==> trial 17 <==
==> flow/design.v <==
`timescale 1ns / 1ps
module clk_div(
   input wire sys_clk,
   input wire sys_clk_rst,
   output wire gen_clk, 
   output wire ps_clk, 
   output wire fsk_clk, 
   output wire gen_en,
   output wire ps_en,
   output wire fsk_en
);
   parameter fsk_div=5;
   parameter ps_div=fsk_div*16;
   parameter gen_div=ps_div*16;
   reg [$clog2(fsk_div)-1:0] fsk_cnt;
   reg [$clog2(ps_div)-1:0] ps_cnt;
   reg [$clog2(gen_div)-1:0] gen_cnt;
   reg gen_clk_reg;
   reg ps_clk_reg;
   reg fsk_clk_reg;
   assign gen_clk=gen_clk_reg;
   assign ps_clk=ps_clk_reg;
   assign fsk_clk=fsk_clk_reg;
   assign gen_en=~(gen_cnt<gen_div-1) & ~gen_clk_reg;
   assign ps_en=~(ps_cnt<ps_div-1) & ~ps_clk_reg;
   assign fsk_en=~(fsk_cnt<fsk_div-1) & ~fsk_clk_reg;
   always@(posedge sys_clk or posedge sys_clk_rst) begin
     if(sys_clk_rst) begin
       gen_cnt<=32'd0;
       ps_cnt<=32'd0;
       fsk_cnt<=32'd0;
       gen_clk_reg<=1'b0;
       ps_clk_reg<=1'b0;
       fsk_clk_reg<=1'b0;
     end
     else begin
       if(gen_cnt<gen_div-1) begin
         gen_cnt<=gen_cnt+32'd1;
         gen_clk_reg<=gen_clk_reg;
       end
       else begin
         gen_cnt<=32'd0;
         gen_clk_reg<=~gen_clk_reg;
       end
       if(ps_cnt<ps_div-1) begin
         ps_cnt<=ps_cnt+32'd1;
         ps_clk_reg<=ps_clk_reg;
       end
       else begin
         ps_cnt<=32'd0;
         ps_clk_reg<=~ps_clk_reg;
       end
       if(fsk_cnt<fsk_div-1) begin
         fsk_cnt<=fsk_cnt+32'd1;
         fsk_clk_reg<=fsk_clk_reg;
       end
       else begin
         fsk_cnt<=32'd0;
         fsk_clk_reg<=~fsk_clk_reg;
       end
     end
   end
endmodule
`timescale 1ns / 1ps
module sig_gen(
  input wire clk,
  input wire rst,
  input wire en,
  output wire [7:0] data_out
);
  reg [7:0] data_out_reg;
  assign data_out=data_out_reg;
  always@(posedge clk or posedge rst) begin
   if(rst) begin
    data_out_reg<=8'd0;
   end
   else if(en) begin
    data_out_reg<=data_out_reg+8'd1;
   end
  end
endmodule
`timescale 1ns / 1ps
module hamming_encode(
    input wire [7:0] bitstream,
    input wire clk,
    input wire rst,
    input wire en,
    output wire [15:0] hammingcode
);    
    reg [2:0] check1;
    reg [2:0] check2;
    reg [15:0] hammingcode_reg;
    assign hammingcode=hammingcode_reg;
always @(*) begin
    check1[2] <= bitstream[7] ^ bitstream[6] ^ bitstream[5];
    check1[1] <= bitstream[7] ^ bitstream[6] ^ bitstream[4];
    check1[0] <= bitstream[7] ^ bitstream[5] ^ bitstream[4];
    check2[2] <= bitstream[3] ^ bitstream[2] ^ bitstream[1];
    check2[1] <= bitstream[3] ^ bitstream[2] ^ bitstream[0];
    check2[0] <= bitstream[3] ^ bitstream[1] ^ bitstream[0];
end
always @(posedge clk or posedge rst) begin
    if (rst) begin
        hammingcode_reg <= 16'd0;
    end
    else if (en) hammingcode_reg <= {2'b11,bitstream[7:4], check1[2:0], bitstream[3:0], check2[2:0]};
end
endmodule
`timescale 1ns / 1ps
module P2S(
   input wire clk, 
   input wire rst,
   input wire en,
   input wire [15:0] din,
   output reg dout,
   output reg sig_valid
    );
    reg [3:0] cnt;
    always@(posedge clk or posedge rst) begin
      if(rst) begin
        cnt <= 4'd0;
        dout <= 1'b0;
        sig_valid <= 1'b0;
      end
      else if(en) begin
      if(din[15:14]==2'b11) begin
        dout <= din[15-cnt];
        sig_valid<=1'b1;
        if(cnt<=14) cnt <= cnt + 4'd1;
        else cnt <= 4'd0;
       end 
       else sig_valid<=1'b0;
      end
    end
endmodule
`timescale 1ns / 1ps
module fsk_modulate (
    input wire clk,
    input wire rst,
    input wire en,
    input wire bit_in,
    input wire sig_valid,
    output wire wave_out
);
    reg [3:0] cnt;
    reg wave_h, wave_l;
    always @(posedge clk or posedge rst) begin
		if (rst) begin
			cnt <= 4'b0000;
			wave_h <= 0;
			wave_l <= 0;
		end
		else if (en) begin
		 if(sig_valid) begin
			if(cnt == 4'b0111) begin
				wave_h <= ~wave_h;
				wave_l <= ~wave_l;
				cnt <= 4'b0000;
			end
			else if(~(cnt%4)) begin
				wave_h <= ~wave_h;
			end
			cnt <= cnt + 1;
		 end
		 else cnt<=4'b0;
		end
    end
    assign wave_out = bit_in?wave_h:wave_l;
endmodule
`timescale 1ns / 1ps
module fsk_demodulate(
   input wire clk,
   input wire rst,
   input wire en,
   input wire in,
   output reg out
 );
    reg [4:0] zeronum;
    reg [4:0] clknum;
    reg last,outreg;
    always@(posedge clk or posedge rst)
    begin
		if (rst) begin
			last<=0;
			zeronum<=0;
			clknum<=5'b0;
			outreg<=0;
			out<=0;
		end
		else if (en) begin
			clknum<=clknum+1;
			if(in!=last)
			begin
				zeronum<=zeronum+1;
			end
			if(clknum == 3) 
			begin
				if(zeronum > 1)
				begin
					outreg<=1;
				end
				else
				begin
					outreg<=0;
				end
			end 
			if(clknum == 15)
			begin
				clknum<=0;
				zeronum<=0;
				out<=outreg;
			end
			last<=in;
		end
    end
endmodule
`timescale 1ns / 1ps
module S2P(
  input wire clk, 
  input wire rst,
  input wire en,
  input wire din,
  output reg [13:0] hammingcode
    );
    reg [1:0] current;
    reg [1:0] next;
    parameter IDLE = 2'b00;
    parameter START = 2'b01;
    parameter RECEIVE = 2'b11;
    reg [13:0] temp_reg;
    reg current_bit;
    reg [15:0] cnt;
    reg flag; 
    always@(posedge clk or posedge rst) begin
      if(rst) begin
       current <= IDLE;
      end
      else if(en) begin
       current <= next;
      end
    end
    always@(*) begin
     case(current)
      IDLE:
        if(current_bit) next<=START;
        else next<=IDLE;
      START:
        if(current_bit) next<=RECEIVE;
        else next<=IDLE; 
      RECEIVE:begin
        if(cnt<13) begin
         next <= RECEIVE; 
        end
        else begin
         next <= IDLE;
        end
      end
      default:next <= IDLE;
     endcase
    end
    always@(posedge clk or posedge rst) begin
     if(rst) begin
      current_bit <= 1'b0;
      temp_reg <= 14'b0;
      cnt <= 16'd0;
      flag <= 1'b0;
      hammingcode <= 14'b0;
     end
     else if(en) begin
      current_bit<=din;
      case(current)
        IDLE:begin
         flag<=1'b0;
         temp_reg<=14'b0;
        end
        START:begin
         flag<=1'b0;
         temp_reg<=14'b0;
        end
        RECEIVE:begin
         temp_reg[13-cnt]<=current_bit;
         cnt<=cnt+16'd1;
         flag<=1'b0;
         if(cnt==13) begin
          flag<=1'b1;
          cnt<=16'd0;
         end
        end
        default:begin
         flag<=1'b0;
         temp_reg<=14'b0;
        end
      endcase
      if(flag) begin
       hammingcode <= temp_reg;
      end
     end
    end
endmodule
`timescale 1ns / 1ps
module hamming_decode(
    input [13:0] code,
    input clk,
    input rst,
    input en,
    output reg [7:0] bitstream
    );
    reg [2:0] check1;
    reg [2:0] check2;
always @(*) begin
    check1[2] <= code[13] ^ code[12] ^ code[11] ^ code[9];
    check1[1] <= code[13] ^ code[12] ^ code[10] ^ code[8];
    check1[0] <= code[13] ^ code[11] ^ code[10] ^ code[7];
    check2[2] <= code[6] ^ code[5] ^ code[4] ^ code[2];
    check2[1] <= code[6] ^ code[5] ^ code[3] ^ code[1];
    check2[0] <= code[6] ^ code[4] ^ code[3] ^ code[0];
end
always @(posedge clk or posedge rst) begin
     if (rst) begin
       bitstream <= 4'd0;
     end
     else if (en) begin
        case(check1)
            3'b111: bitstream[7:4] <= {~code[13], code[12:10]};
            3'b110: bitstream[7:4] <= {code[13], ~code[12], code[11:10]};
            3'b101: bitstream[7:4] <= {code[13:12], ~code[11], code[10]};
            3'b011: bitstream[7:4] <= {code[13:11], ~code[10]};
            default: bitstream[7:4] <= code[13:10];
        endcase
        case(check2)
            3'b111: bitstream[3:0] <= {~code[6], code[5:3]};
            3'b110: bitstream[3:0] <= {code[6], ~code[5], code[4:3]};
            3'b101: bitstream[3:0] <= {code[6:5], ~code[4], code[3]};
            3'b011: bitstream[3:0] <= {code[6:4], ~code[3]};
            default: bitstream[3:0] <= code[6:3];
        endcase
     end
end
endmodule
`timescale 1ns / 1ps
module Tx_top(
  input wire sys_clk,
  input wire sys_clk_rst,
  input wire rst,
  output wire [7:0] data_out, 
  output wire [15:0] hammingcode,
  output wire fsk_out 
);
  wire gen_clk;
  wire ps_clk;
  wire fsk_clk;
  wire gen_en;
  wire ps_en;
  wire fsk_en;
  clk_div my_clk_div(
   .sys_clk(sys_clk),
   .sys_clk_rst(sys_clk_rst),
   .gen_clk(gen_clk),
   .ps_clk(ps_clk),
   .fsk_clk(fsk_clk),
   .gen_en(gen_en),
   .ps_en(ps_en),
   .fsk_en(fsk_en)
  );
  sig_gen my_sig_gen(
    .clk(sys_clk),
    .en(gen_en),
    .rst(rst),
    .data_out(data_out)
  );
  hamming_encode my_hamming_encode(
    .bitstream(data_out),
    .clk(sys_clk),
    .en(gen_en),
    .rst(rst),
    .hammingcode(hammingcode)
  );
  wire dout;
  wire sig_valid;
  P2S my_P2S(
    .clk(sys_clk),
    .en(ps_en),
    .rst(rst),
    .din(hammingcode),
    .dout(dout),
    .sig_valid(sig_valid)
  );
  fsk_modulate my_fsk_modulate(
    .clk(sys_clk),
    .en(fsk_en),
    .rst(rst),
    .bit_in(dout),
    .sig_valid(sig_valid),
    .wave_out(fsk_out)
  );
endmodule
`timescale 1ns / 1ps
module Rx_top(
  input wire sys_clk,
  input wire sys_clk_rst,
  input wire rst,
  input wire bit_in, 
  output wire [13:0] hammingcode,
  output wire [7:0] sig_out
);
  wire gen_clk;
  wire ps_clk;
  wire fsk_clk;
  wire gen_en;
  wire ps_en;
  wire fsk_en;
  clk_div my_clk_div(
   .sys_clk(sys_clk),
   .sys_clk_rst(sys_clk_rst),
   .gen_clk(gen_clk),
   .ps_clk(ps_clk),
   .fsk_clk(fsk_clk),
   .gen_en(gen_en),
   .ps_en(ps_en),
   .fsk_en(fsk_en)
  );
  wire de_fsk_out;
  fsk_demodulate my_fsk_demodulate(
    .clk(sys_clk),
    .en(fsk_en),
    .rst(rst),
    .in(bit_in),
    .out(de_fsk_out)
  );
  S2P my_S2P(
    .clk(sys_clk),
    .en(ps_en),
    .rst(rst),
    .din(de_fsk_out),
    .hammingcode(hammingcode)
  );
  hamming_decode my_hamming_decode(
    .code(hammingcode),
    .clk(sys_clk),
    .en(gen_en),
    .rst(rst),
    .bitstream(sig_out)
  );
endmodule
`timescale 1ns / 1ps
module comm_top(
  input wire sys_clk,
  input wire sys_clk_rst,
  input wire rst,
  input wire bit_in, 
  output wire bit_out, 
  output wire [7:0] data_trans, 
  output wire [7:0] data_recev 
);
  wire [15:0] en_hamming_code; 
  wire [13:0] de_hamming_code; 
Tx_top my_Tx_top(
  .sys_clk(sys_clk),
  .sys_clk_rst(sys_clk_rst),
  .rst(rst),
  .data_out(data_trans), 
  .hammingcode(en_hamming_code),
  .fsk_out(bit_out) 
);
Rx_top my_Rx_top(
  .sys_clk(sys_clk),
  .sys_clk_rst(sys_clk_rst),
  .rst(rst),
  .bit_in(bit_in), 
  .hammingcode(de_hamming_code),
  .sig_out(data_recev) 
);
endmodule
==> flow/run.sh <==
#!/bin/bash
# the make line also repeats each setting of config.mk as NAME=value (left out here)
make -C /OpenROAD-flow-scripts/flow DESIGN_CONFIG=/design/flow/config.mk WORK_HOME=/design/flow/orfs CLKGATE_MAP_FILE= finish
==> flow/config.mk <==
export PLATFORM = sky130hd
export DESIGN_NAME = comm_top
export DESIGN_NICKNAME = comm_top
export VERILOG_FILES = /design/flow/design.v
export SDC_FILE = /design/flow/constraint.sdc
export NUM_CORES = 4
export LEC_CHECK = 0
export ABC_AREA = 1
export CAP_MARGIN = 20
export CORE_MARGIN = 2
export CORE_UTILIZATION = 72
export CTS_CLUSTER_DIAMETER = 384
export CTS_CLUSTER_SIZE = 19
export HOLD_SLACK_MARGIN = 0.29
export PLACE_DENSITY = 0.78
export SETUP_SLACK_MARGIN = -0.12
export SLEW_MARGIN = 40
==> flow/constraint.sdc <==
create_clock -name core_clock -period 2.33 [get_ports {sys_clk}]
set_input_delay 0.4660 -clock core_clock [delete_from_list [all_inputs] [get_ports {sys_clk}]]
set_output_delay 0.4660 -clock core_clock [all_outputs]
set_load 0.01 [all_outputs]
==> trial 50 (differences from trial 17) <==
ABC_AREA = unset   (was 1)
CORE_UTILIZATION = 40   (was 72)
CTS_CLUSTER_DIAMETER = unset   (was 384)
CTS_CLUSTER_SIZE = unset   (was 19)
HOLD_SLACK_MARGIN = unset   (was 0.29)
PLACE_DENSITY = unset   (was 0.78)
SETUP_SLACK_MARGIN = unset   (was -0.12)
SLEW_MARGIN = 20   (was 40)
==> flow/constraint.sdc (replaced) <==
create_clock -name core_clock -period 2.51 [get_ports {sys_clk}]
set_input_delay 0.5020 -clock core_clock [delete_from_list [all_inputs] [get_ports {sys_clk}]]
set_output_delay 0.5020 -clock core_clock [all_outputs]
set_load 0.01 [all_outputs]
==> trial 46 (differences from trial 17) <==
CTS_CLUSTER_DIAMETER = 202   (was 384)
CTS_CLUSTER_SIZE = unset   (was 19)
HOLD_SLACK_MARGIN = unset   (was 0.29)
PLACE_DENSITY = 0.37   (was 0.78)
SETUP_SLACK_MARGIN = 0.77   (was -0.12)
SLEW_MARGIN = 20   (was 40)
==> flow/constraint.sdc (replaced) <==
create_clock -name core_clock -period 3.07 [get_ports {sys_clk}]
set_input_delay 0.6140 -clock core_clock [delete_from_list [all_inputs] [get_ports {sys_clk}]]
set_output_delay 0.6140 -clock core_clock [all_outputs]
set_load 0.01 [all_outputs]
==> comparison table <==
quantity	trial 50	trial 46	trial 17
Run status	complete, but fails checks	complete, but fails checks	complete, but fails checks
Reasons for failing layout checks	negative setup slack	negative setup slack	negative setup slack
HPWL reported at the end of detailed placement	10900 µm	11700 µm	12800 µm
Sequential fraction of total cell area	38.7%	38.3%	36.8%
Leading power group	registers	clock	registers
Count of placed standard cells in the final layout, fillers left out	1175	1260	1326
Slack of the critical path	-703 ps	-65.3 ps	-839 ps
Worst hold endpoint	my_Tx_top.my_clk_div.fsk_cnt[0]	my_Tx_top.my_clk_div.fsk_cnt[0]	-
Via density per instance	5.05	5.77	5.83
Wire length of the first global-routing pass	27300 µm	32300 µm	34100 µm
Final clock skew	8.23 ps	7.10 ps	4.63 ps
Count of cells resized by post-cts repair	14	29	20
Post-route worst hold slack	432 ps	436 ps	382 ps
Aggregate routed wire length	15800 µm	20000 µm	21700 µm
Count of endpoints failing setup in the final report	14	8	15
Die area	21200 µm²	12400 µm²	12400 µm²
Gate count after technology mapping	808	1026	1026
Worst slew pin tran	748 ps	623 ps	566 ps
Sum of buffers and inverters on the critical path	2	1	6
Type of the tightest min-delay check	reg -> reg	reg -> reg	in -> async
Routed met2 length	7320 µm	9940 µm	11000 µm
Proportion of power drawn by the clock network	48.2%	49.5%	48.6%
Global-route met2 utilization	24.2%	53.3%	57.2%
Footprint of the multi-input gates	4110 µm²	4220 µm²	4150 µm²
AND-OR/OR-AND Cells, Area Fraction	9.30%	9.28%	9.28%
Synth Area in XOR/XNOR	11.9%	6.11%	6.11%
Placeable Area	19600 µm²	11400 µm²	11400 µm²
Power is estimated from default activity; no workload was simulated.
